## run 1
==> flow/design.v (excerpt) <==
module asx_soupbintcp_itch (
    input  wire        clk,
    input  wire        rst,
    input  wire        ip_payload_valid,
    input  wire [7:0]  ip_payload_data,
    input  wire        ip_payload_start,
    input  wire        ip_payload_end,
    output wire [15:0] tcp_src_port,
    output wire [15:0] tcp_dst_port,
    output wire [31:0] tcp_seq_num,
    output wire [31:0] tcp_ack_num,
    output wire [3:0] tcp_data_offset,
    output wire [7:0] tcp_flags,
    output wire [15:0] tcp_window,
    output wire tcp_flag_syn,
    output wire tcp_flag_ack,
    output wire tcp_flag_fin,
    output wire tcp_flag_rst,
    output wire tcp_flag_psh,
    output wire tcp_header_valid,
    output wire tcp_parse_error,
    output wire session_active,
    output wire [63:0] session_sequence,
    output wire [7:0] pkt_type,
    output wire pkt_type_valid,
    output wire pkt_heartbeat,
    output wire pkt_login_accepted,
    output wire pkt_login_rejected,
    output wire pkt_end_session,
    output wire [31:0] seq_data_count,
    output wire [31:0] heartbeat_count,
    output wire parse_error,
    output wire msg_valid,
    output wire [7:0] msg_type,
    output wire msg_error,
    output wire [31:0] timestamp,
    output wire [63:0] order_id,
    output wire [31:0] orderbook_id,
    output wire side,
    output wire add_order_valid,
    output wire add_order_start,
    output wire [63:0] quantity,
    output wire [31:0] price,
    output wire [15:0] order_attributes,
    output wire order_executed_valid,
    output wire [63:0] exec_quantity,
    output wire order_cancel_valid,
    output wire order_delete_valid,
    output wire order_replace_valid,
    output wire directory_valid,
    output wire system_event_valid,
    output wire [7:0] event_code,
    output wire [31:0] total_messages,
    output wire [31:0] parse_errors
);
Settings: LEC_CHECK=0, ABC_AREA=0, CAP_MARGIN=20, CELL_PAD_IN_SITES_GLOBAL_PLACEMENT=1, CORE_MARGIN=7, CORE_UTILIZATION=51, CTS_CLUSTER_SIZE=56, GPL_TIMING_DRIVEN=0, HOLD_SLACK_MARGIN=0.09, MIN_ROUTING_LAYER=met2, PLACE_DENSITY_LB_ADDON=0.18, SLEW_MARGIN=30, TNS_END_PERCENT=80; clock period 2.22 ns.
run.sh (not shown) runs the stock make flow with config.mk's settings and CLKGATE_MAP_FILE=.
Run 1 finished all stages; however, its layout fails the closing checks, the failures being setup timing.
Input-level comparison between run 2 and run 1:
Settings: changing CORE_MARGIN from 7 to 5; changing SLEW_MARGIN from 30 to 40; removing MIN_ROUTING_LAYER (formerly met2); changing GPL_TIMING_DRIVEN from 0 to 1; removing ABC_AREA (formerly 0); removing CELL_PAD_IN_SITES_GLOBAL_PLACEMENT (formerly 1); changing CORE_UTILIZATION from 51 to 48; setting CORE_ASPECT_RATIO to 1.54 for the first time; removing CTS_CLUSTER_SIZE (formerly 56); removing HOLD_SLACK_MARGIN (formerly 0.09); removing TNS_END_PERCENT (formerly 80); changing the clock period (ns, I/O delays scaled along) from 2.22 to 3.36.
Notes after the runs:
Run 2 | status: complete | timing, DRC, antenna: pass
Run 2: sequential share of layout area 3.5 points above run 1
Fraction of the core area occupied by cells at floorplan ends up lower on run 2.
Run 2 ends up with a total setup buffers inserted after CTS that is 68 lower than in run 1.
Between run 1 and run 2, the flow reports non-clock buffer count decreasing by more than 10%.
When run 2 is set beside run 1, its final worst slack turns out to be 1.01 ns larger.
The setup TNS after final layout in run 2 sits 51.20 ns above the value recorded for run 1.
After synthesis and placement, the instance count of run 2 is below that of run 1.
Run 1 ended up with met5 as its top routing layer in use; run 2 ended up with met4.
diff inputs: run 2 => run 3
Settings: clearing GPL_TIMING_DRIVEN, which used to be 1; clearing CORE_ASPECT_RATIO, which used to be 1.54; swapping 40 for 20 in SLEW_MARGIN; clearing PLACE_DENSITY_LB_ADDON, which used to be 0.18; swapping 5 for 2 in CORE_MARGIN; swapping 48 for 9 in CORE_UTILIZATION; swapping 3.36 for 7.24 in the clock period (ns, I/O delays scaled along).
[summary]
Looking at transition time at the pin with the least slew margin across run 3 and run 2, the one that comes out higher is run 3. ~same hold slack in run 3 and run 2. Relative to run 2, total number of cells along the worst setup path has decreased by 4 in run 3. Worst setup margin ends up lower on run 2. The run showing the smaller post-layout utilization of the core is run 3. Internal power component (higher): run 2.


Starting RTL as in the previous note.
Settings: LEC_CHECK=0, ABC_AREA=1, CAP_MARGIN=0, CORE_ASPECT_RATIO=1.33, CORE_MARGIN=2, CORE_UTILIZATION=72, CTS_CLUSTER_DIAMETER=396, CTS_CLUSTER_SIZE=99, HOLD_SLACK_MARGIN=0.3, PLACE_DENSITY=0.4, SETUP_SLACK_MARGIN=-0.26, SLEW_MARGIN=0, TNS_END_PERCENT=5; clock period 2.56 ns.
The baseline aborted during global routing.
Edit:
==> flow/config.mk (replaced) <==
export PLATFORM = sky130hd
export DESIGN_NAME = asx_soupbintcp_itch
export DESIGN_NICKNAME = asx_soupbintcp_itch
export VERILOG_FILES = /design/flow/design.v
export SDC_FILE = /design/flow/constraint.sdc
export NUM_CORES = 4
export LEC_CHECK = 0
export ABC_AREA = 1
export CAP_MARGIN = 20
export CORE_MARGIN = 2
export CORE_UTILIZATION = 72
export CTS_CLUSTER_DIAMETER = 397
export SLEW_MARGIN = 20
==> flow/constraint.sdc (replaced) <==
create_clock -name core_clock -period 1.45 [get_ports {clk}]
set_input_delay 0.2900 -clock core_clock [delete_from_list [all_inputs] [get_ports {clk}]]
set_output_delay 0.2900 -clock core_clock [all_outputs]
set_load 0.01 [all_outputs]
Outcome:
- Now the flow did not get past detailed placement (DPL-0038)
- die area stays flat
- synthesized area stays the same
- synthesized cell count stays the same
Edit:
--- a/flow/config.mk
+++ b/flow/config.mk
@@ -6,8 +6,6 @@
 export NUM_CORES = 4
 export LEC_CHECK = 0
-export ABC_AREA = 1
 export CAP_MARGIN = 20
 export CORE_MARGIN = 2
-export CORE_UTILIZATION = 72
-export CTS_CLUSTER_DIAMETER = 397
+export CORE_UTILIZATION = 40
 export SLEW_MARGIN = 20
==> flow/constraint.sdc (replaced) <==
create_clock -name core_clock -period 3.63 [get_ports {clk}]
set_input_delay 0.7260 -clock core_clock [delete_from_list [all_inputs] [get_ports {clk}]]
set_output_delay 0.7260 -clock core_clock [all_outputs]
set_load 0.01 [all_outputs]
What happened:
- Now the flow produced a clean layout
- area after synthesis falls by about 7%
- die area goes up by 66%
- synthesized cell count went down by about 23%
Edit:
--- a/flow/config.mk
+++ b/flow/config.mk
@@ -8,4 +8,4 @@
 export CAP_MARGIN = 20
 export CORE_MARGIN = 2
-export CORE_UTILIZATION = 40
+export CORE_UTILIZATION = 71
 export SLEW_MARGIN = 20
Effect:
- With this change the flow never finished: it broke off in global routing
- die area came out lower by 43%
- area after synthesis is unchanged
- synthesized cell count does not change
Power and IR drop assume default switching activity.
